==> branch harbor <==
==> flow/design.v (excerpt) <==
module main(
    input wire clk,
    input wire rst,
    input wire [3:0] sensor,
    input wire [2:0] sw,
    output wire [1:0] servo
    );
clock: 10.9 ns
lec_check: 0
cap_margin: 20
core_margin: 2
core_utilization: 66
max_routing_layer: met4
setup_slack_margin: 2.81
slew_margin: 20
run.sh (not shown) runs the stock make flow with config.mk's settings and CLKGATE_MAP_FILE=.
==> branch raven (differences from branch harbor) <==
- CORE_UTILIZATION: 66 -> 40
- CTS_CLUSTER_DIAMETER: unset -> 100
- CTS_CLUSTER_SIZE: unset -> 100
- MAX_ROUTING_LAYER: met4 -> unset
- SETUP_SLACK_MARGIN: 2.81 -> unset
- TNS_END_PERCENT: unset -> 10
==> flow/constraint.sdc (replaced) <==
create_clock -name core_clock -period 14.0 [get_ports {clk}]
set_input_delay 2.8000 -clock core_clock [delete_from_list [all_inputs] [get_ports {clk}]]
set_output_delay 2.8000 -clock core_clock [all_outputs]
set_load 0.01 [all_outputs]
==> branch sierra (differences from branch harbor) <==
- CORE_UTILIZATION: 66 -> 59
- CTS_CLUSTER_DIAMETER: unset -> 364
- MAX_ROUTING_LAYER: met4 -> unset
- PLACE_DENSITY: unset -> 0.36
- SETUP_SLACK_MARGIN: 2.81 -> unset
==> flow/constraint.sdc (replaced) <==
create_clock -name core_clock -period 7.18 [get_ports {clk}]
set_input_delay 1.4360 -clock core_clock [delete_from_list [all_inputs] [get_ports {clk}]]
set_output_delay 1.4360 -clock core_clock [all_outputs]
set_load 0.01 [all_outputs]
==> comparison table <==
quantity	branch sierra	branch harbor	branch raven
Ratio of final minimum period to clock period	167.3%	114.5%	94.83%
Post-placement cell count	2841	2771	2600
First-pass iteration count of the detailed router	8	9	5
Number of clock buffers in the layout	17	17	18
Count of nets after finishing	2735	2697	2283
Result of the run	complete, but fails checks	complete, but fails checks	finished clean
Reasons for failing layout checks	setup timing	setup timing	-
Count of plain and timing-repair buffers	504	466	53
Reg-to-Reg End	my_pid.d[7]	my_pid.d[7]	my_pid.d[10]
Post-placement setup slack	-4.887 ns	-1.300 ns	0.1717 ns
Wire length on met1	21870 µm	21620 µm	20080 µm
Number of global-route vias before repair	16420	18430	14080
Critical Path Max Stage Delay	0.55 ns	0.59 ns	0.60 ns
Die Area	0.02942 mm²	0.02637 mm²	0.04304 mm²
Max-Slew Margin vs Limit	37.10%	23.37%	36.48%
Number of violations reported at the end of detailed-routing iteration 0	1280	2236	1095
Count of multi-input gates	1742	1742	1741
Vertical die size	171.5 µm	162.4 µm	207.5 µm

* * *

==> inputs of branch cedar <==
==> flow/design.v <==
`timescale 1ns / 1ps
module frequency_divider
    # ( parameter
        freq = 1000
    )
    (
        input  wire clk100MHz,  
        input  wire rst,        
        output reg  clk_div,    
        output wire tick        
    );
    localparam LOOP_COUNTER_AT = 100_000_000 / freq / 2 ;
    reg [clog2(LOOP_COUNTER_AT)-1:0] count;
    always @( posedge(clk100MHz) )
    begin
        if(rst)
        begin : counter_reset
            count   <= 0;
            clk_div <= 1'b0;
        end
        else
        begin : counter_operate
            if (count == (LOOP_COUNTER_AT - 1))
            begin : counter_loop
                count   <= 0;
                clk_div <= ~clk_div;
            end
            else
            begin : counter_increment
                count   <= count + 1;
                clk_div <= clk_div;
            end
        end
    end
    assign tick = (count == (LOOP_COUNTER_AT - 1)) && !clk_div;
    function integer clog2(input integer number);
        begin
            clog2 = 0;
            while (number)
            begin
                clog2  = clog2 + 1;
                number = number >> 1;
            end
        end
    endfunction
endmodule
`timescale 1ns / 1ps
module clock_managment_unit(
    input wire clk,
    input wire rst,
    output wire clk_100MHz,
    output wire clk_40MHz,
    output wire clk_1KHz,
    output wire tick_40MHz,   
    output wire tick_1KHz     
    );
    frequency_divider 
    #(
        .freq(1000000)   
    )    
    my_1K_divider(
        .clk100MHz(clk),
        .rst(rst),
        .clk_div(clk_1KHz),
        .tick(tick_1KHz)
    );
    frequency_divider 
    #(
        .freq(40000000)
    )    
    my_40M_divider(
        .clk100MHz(clk),
        .rst(rst),
        .clk_div(clk_40MHz),
        .tick(tick_40MHz)
    );
     assign clk_100MHz =clk;
endmodule
`timescale 1ns / 1ps
module sensor_handler(
    input wire clk,
    input wire rst,
    input wire [3:0] sensors,
    output reg [10:0] position
    );
reg [10:0] position_nxt;
always @(posedge clk) begin
    if(rst)
        position <= 0;
    else 
        position <= position_nxt;
end
always @(*) begin
    case(sensors)
    4'b1001:    position_nxt = 500;
    4'b0111:    position_nxt = 1000;
    4'b0011:    position_nxt = 750;
    4'b1110:    position_nxt = 1;
    4'b1100:    position_nxt = 250;
    4'b1011:    position_nxt = 625;
    4'b1101:    position_nxt = 375;
    4'b0001:    position_nxt = 666;
    4'b1000:    position_nxt = 333;
    default:    position_nxt = 1023;    
endcase
end
endmodule
`timescale 1ns / 1ps
module pid(
    input wire clk,
    input wire en,   
    input wire rst,
    input wire [10:0] position,
    input wire kp_sw, ki_sw, kd_sw,  
    output reg [10:0] pid_output
    );
reg signed [10:0] error, error_nxt, error_sum, error_sum_nxt, error_dif, error_dif_nxt, error_prev;
reg signed [12:0] p, p_nxt, i, i_nxt, d, d_nxt;
reg signed [10:0] output_loaded_nxt, output_buf, output_buf_nxt;
localparam  
    K_P      = 1,
    K_P_DEN  = 2,
    K_I      = 5,
    K_I_DEN  = 100,
    K_D      = 1,
    K_D_DEN  = 200,
    TIME_DIV = 100;
always @(posedge clk) begin
    if(rst) begin
        error         <= 0;
        error_sum     <= 0;
        error_dif     <= 0;
        error_prev    <= 0;
        p             <= 0;
        i             <= 0;
        d             <= 0;
        output_buf    <= 0;
        pid_output    <= 0;
    end
    else if(en) begin 
        error         <= error_nxt;
        error_sum     <= error_sum_nxt;
        error_dif     <= error_dif_nxt;
        error_prev    <= error;
        p             <= p_nxt;
        i             <= i_nxt;
        d             <= d_nxt;
        output_buf    <= output_buf_nxt;
        pid_output    <= output_loaded_nxt;
    end
end
always @(*) begin
    error_nxt = 500 - position;
    error_sum_nxt = (error == 0) ? 0 : (error_sum + error);
    error_dif_nxt = error - error_prev;
    p_nxt = kp_sw ? (K_P * error)/K_P_DEN : 0;
    i_nxt = ki_sw ? (K_I * error_sum)/(TIME_DIV * K_I_DEN) : 0;
    d_nxt = kd_sw ? (K_D * error_dif * TIME_DIV)/K_D_DEN : 0;
    output_buf_nxt = p + i + d + 500;
    if(output_buf < 0) output_loaded_nxt = 0;
    else if(output_buf > 1000) output_loaded_nxt = 0;
    else output_loaded_nxt = output_buf;
end
endmodule
`timescale 1ns / 1ps
module servo_handler(
    input  wire clk,
    input  wire en,   
    input  wire rst,
    input  wire [10:0] pid_output,
    output reg  [7:0] servo_l,
    output reg  [7:0] servo_r
    );
reg [7:0] servo_l_nxt;
reg [7:0] servo_r_nxt;
reg [3:0] state,state_nxt;
reg [20:0] counter,counter_nxt;
reg [10:0] pid_buf;
localparam        
    idle              = 3'b000,
    turn_left         = 3'b001,
    turn_right        = 3'b010,
    stop              = 3'b111,
    servo_l_on        = 8'd157,
    servo_r_on        = 8'd137,
    servo_off         = 1'd0;
always @(posedge clk) begin
    if(rst) begin
        servo_l <=0;
        servo_r <=0;
        state   <=0;
        counter <=0;
        pid_buf <=0;
    end
    else if(en) begin
        servo_l <= servo_l_nxt;
        servo_r <= servo_r_nxt;
        state   <= state_nxt;
        counter <= counter_nxt;
        pid_buf <= pid_output;
    end
end
always @(*) begin
    servo_l_nxt = 0;
    servo_r_nxt = 0;
    counter_nxt = 0;
    case (state)
        idle: begin 
            counter_nxt=0;          
            if(pid_buf == 239) begin
                state_nxt =stop;
            end
            else if(pid_buf > 500) begin
                state_nxt=turn_left;
            end  
            else if(pid_buf < 500) begin
                state_nxt=turn_right;
            end
            else begin
                state_nxt=idle;
                servo_l_nxt = servo_l_on;
                servo_r_nxt = servo_r_on; 
            end    
        end      
        turn_right: begin
            counter_nxt=counter+1;
            servo_l_nxt = servo_l_on;
            servo_r_nxt =servo_off;
            if(counter >= pid_buf)
                state_nxt=idle;
            else
                state_nxt=turn_right;
        end
        turn_left: begin
            counter_nxt=counter+1;
            servo_l_nxt = servo_off;
            servo_r_nxt =servo_r_on;
            if(pid_buf < 500 || counter >= pid_buf - 500)
                state_nxt=idle;
            else
                state_nxt=turn_left;
        end
        stop: begin
            servo_l_nxt = servo_off;
            servo_r_nxt =servo_off;
            if(pid_buf == 239)
                state_nxt =stop;
            else 
                state_nxt=idle;
        end     
        default: state_nxt=idle;        
    endcase    
end
endmodule
`timescale 1ns / 1ps
module servo_to_PWM(
   input wire clk,
   input wire rst,
   input wire [7:0] servo_L,
   input wire [7:0] servo_R,
   output reg PWM_L,
   output reg PWM_R
   );
reg PWM_L_nxt;
reg PWM_R_nxt;
reg [19:0] counter,counter_nxt;
reg [20:0] servo_l_mul,servo_r_mul;
reg [7:0] servo_L_buf, servo_R_buf;
always@ (posedge clk) begin
   if(rst) begin
      counter <=0;
      PWM_L   <=0;
      PWM_R   <=0;
   end
   else begin
      counter <=counter_nxt;
      PWM_L   <=PWM_L_nxt;
      PWM_R   <=PWM_R_nxt;
   end
end 
always @* begin
   servo_l_mul =servo_L *1000;
   servo_r_mul =servo_R *1000;
   counter_nxt = counter+1;
   if(counter > 1000000) begin
      counter_nxt=0;
   end
   if(counter > servo_l_mul) begin
      PWM_L_nxt=0;
   end
   else begin
      PWM_L_nxt =1;
   end
   if(counter >servo_r_mul) begin
      PWM_R_nxt=0;
   end
   else begin
      PWM_R_nxt =1;
   end
end 
endmodule
`timescale 1ns / 1ps
module main(
    input wire clk,
    input wire rst,
    input wire [3:0] sensor,
    input wire [2:0] sw,
    output wire [1:0] servo
    );
wire [7:0] Servo_R;
wire [7:0] Servo_L;
wire clk_40MHz;
wire clk_1KHz;
wire clk_100MHz;
wire tick_40MHz;
wire tick_1KHz;
wire [10:0] pid_output, position;
servo_handler my_servo (
    .clk(clk_100MHz),
    .en(tick_1KHz),
    .rst(rst),
    .servo_l(Servo_L),
    .servo_r(Servo_R),
    .pid_output(pid_output)
);       
servo_to_PWM my_PWM(
    .clk(clk_100MHz),
    .rst(rst),
    .servo_L(Servo_L),
    .servo_R(Servo_R),
    .PWM_L(servo[0]),
    .PWM_R(servo[1])
);
clock_managment_unit my_clk(
.clk(clk),
.rst(rst),
.clk_100MHz(clk_100MHz),
.clk_40MHz(clk_40MHz),
.clk_1KHz(clk_1KHz),
.tick_40MHz(tick_40MHz),
.tick_1KHz(tick_1KHz)
);
pid my_pid(
    .kp_sw(sw[0]),
    .ki_sw(sw[1]),
    .kd_sw(sw[2]),
    .clk(clk_100MHz),
    .en(tick_40MHz),
    .rst(rst),
    .position(position),
    .pid_output(pid_output)
);
sensor_handler my_sensors(
    .clk(clk_100MHz),
    .rst(rst),
    .sensors(sensor),
    .position(position)
);
endmodule
==> flow/run.sh <==
#!/bin/bash
# the make line also repeats each setting of config.mk as NAME=value (left out here)
make -C /OpenROAD-flow-scripts/flow DESIGN_CONFIG=/design/flow/config.mk WORK_HOME=/design/flow/orfs CLKGATE_MAP_FILE= finish
==> flow/config.mk <==
export PLATFORM = sky130hd
export DESIGN_NAME = main
export DESIGN_NICKNAME = main
export VERILOG_FILES = /design/flow/design.v
export SDC_FILE = /design/flow/constraint.sdc
export NUM_CORES = 4
export LEC_CHECK = 0
export CAP_MARGIN = 35
export CORE_ASPECT_RATIO = 0.96
export CORE_MARGIN = 2
export CORE_UTILIZATION = 71
export CTS_CLUSTER_DIAMETER = 244
export HOLD_SLACK_MARGIN = 0.29
export MAX_ROUTING_LAYER = met5
export PLACE_DENSITY = 0.64
export SETUP_SLACK_MARGIN = 3.12
export SLEW_MARGIN = 20
export TNS_END_PERCENT = 55
==> flow/constraint.sdc <==
create_clock -name core_clock -period 10.1 [get_ports {clk}]
set_input_delay 2.0200 -clock core_clock [delete_from_list [all_inputs] [get_ports {clk}]]
set_output_delay 2.0200 -clock core_clock [all_outputs]
set_load 0.01 [all_outputs]
==> branch onyx: changes against branch cedar <==
==> flow/config.mk (replaced) <==
export PLATFORM = sky130hd
export DESIGN_NAME = main
export DESIGN_NICKNAME = main
export VERILOG_FILES = /design/flow/design.v
export SDC_FILE = /design/flow/constraint.sdc
export NUM_CORES = 4
export LEC_CHECK = 0
export CAP_MARGIN = 20
export CORE_MARGIN = 2
export CORE_UTILIZATION = 61
export SLEW_MARGIN = 20
==> flow/constraint.sdc (replaced) <==
create_clock -name core_clock -period 10.9 [get_ports {clk}]
set_input_delay 2.1800 -clock core_clock [delete_from_list [all_inputs] [get_ports {clk}]]
set_output_delay 2.1800 -clock core_clock [all_outputs]
set_load 0.01 [all_outputs]
==> branch juniper: changes against branch cedar <==
==> flow/config.mk (replaced) <==
export PLATFORM = sky130hd
export DESIGN_NAME = main
export DESIGN_NICKNAME = main
export VERILOG_FILES = /design/flow/design.v
export SDC_FILE = /design/flow/constraint.sdc
export NUM_CORES = 4
export LEC_CHECK = 0
export CAP_MARGIN = 35
export CORE_ASPECT_RATIO = 0.8
export CORE_MARGIN = 2
export CORE_UTILIZATION = 20
export CTS_CLUSTER_DIAMETER = 130
export CTS_CLUSTER_SIZE = 36
export HOLD_SLACK_MARGIN = -0.0
export MAX_ROUTING_LAYER = met5
export PLACE_DENSITY_LB_ADDON = 0.27
export SETUP_SLACK_MARGIN = -1.07
export SLEW_MARGIN = 20
export TNS_END_PERCENT = 55
==> flow/constraint.sdc (replaced) <==
create_clock -name core_clock -period 10.7 [get_ports {clk}]
set_input_delay 2.1400 -clock core_clock [delete_from_list [all_inputs] [get_ports {clk}]]
set_output_delay 2.1400 -clock core_clock [all_outputs]
set_load 0.01 [all_outputs]
==> branch lagoon: changes against branch cedar <==
==> flow/config.mk (replaced) <==
export PLATFORM = sky130hd
export DESIGN_NAME = main
export DESIGN_NICKNAME = main
export VERILOG_FILES = /design/flow/design.v
export SDC_FILE = /design/flow/constraint.sdc
export NUM_CORES = 4
export LEC_CHECK = 0
export CAP_MARGIN = 20
export CORE_MARGIN = 2
export CORE_UTILIZATION = 40
export SLEW_MARGIN = 20
==> flow/constraint.sdc (replaced) <==
create_clock -name core_clock -period 13.5 [get_ports {clk}]
set_input_delay 2.7000 -clock core_clock [delete_from_list [all_inputs] [get_ports {clk}]]
set_output_delay 2.7000 -clock core_clock [all_outputs]
set_load 0.01 [all_outputs]
==> flow_metrics.py <==
# Generated from Yosys and OpenROAD reports
metrics = {
    "floorplan": {
        "fp_util_pct": 72.5,
        "fp-row-count": 54,
    },
    "run_status": {
        "stop_stage": "global routing (5_1_grt)",
        "stop_error": "[ERROR GRT-0116] Global routing finished with congestion. Check the congestion regions in the DRC Viewer.",
        "outcome": "did not finish",
    },
    "placed_design": {
        "gp_congestion": 0.950,
        "dp.cells": 2752,
        "pre_cts_ws_ps": -1990,
        "place_area_mm2": 0.0201,
        "dp_hpwl_mm": 38.7,
    },
    "global_route": {
        "met2_usage_pct": 95.1,
        "use_met3_pct": 55.3,
    },
    "clock_tree": {
        "cts_resized": 146,
    },
}
the above is filed under branch cedar

==> flow_metrics.py <==
# Generated from Yosys and OpenROAD reports
metrics = {
    "run_status": {
        "failed_checks": "negative setup slack",
        "outcome": "complete, but fails checks",
    },
    "clock_tree": {
        "cts_resized": 120,
    },
    "global_route": {
        "met2_usage_pct": 59.5,
    },
    "sta": {
        "setup_ws_ps": -917,
        "setup_viol": 11,
    },
    "placed_design": {
        "dp_hpwl_mm": 35.6,
        "gp_congestion": 0.921,
    },
}
the above is filed under branch onyx

==> flow_metrics.py <==
# Generated from Yosys and OpenROAD reports
metrics = {
    "run_status": {
        "outcome": "complete, no violations",
    },
    "floorplan": {
        "fp-row-count": 74,
        "fp_util_pct": 40.6,
    },
    "placed_design": {
        "pre_cts_ws_ps": 208,
        "dp_hpwl_mm": 33.5,
        "dp.cells": 2647,
        "gp_congestion": 0.921,
    },
    "clock_tree": {
        "cts_resized": 0,
    },
}
the above is filed under branch lagoon

==> flow_metrics.py <==
# Generated from Yosys and OpenROAD reports
metrics = {
    "run_status": {
        "outcome": "complete, but fails checks",
        "failed_checks": "negative setup slack",
    },
    "floorplan": {
        "fp-row-count": 94,
        "fp_util_pct": 20.2,
    },
    "sta": {
        "setup_ws_ps": -1380,
        "setup_viol": 11,
    },
    "placed_design": {
        "place_area_mm2": 0.0211,
        "gp_congestion": 0.861,
        "pre_cts_ws_ps": -1710,
    },
    "global_route": {
        "use_met3_pct": 1.02,
        "met2_usage_pct": 17.4,
    },
    "clock_tree": {
        "cts_resized": 45,
    },
    "worst_setup_path": {
        "path_delay_family": "AND-OR/OR-AND gates",
    },
}
the above is filed under branch juniper

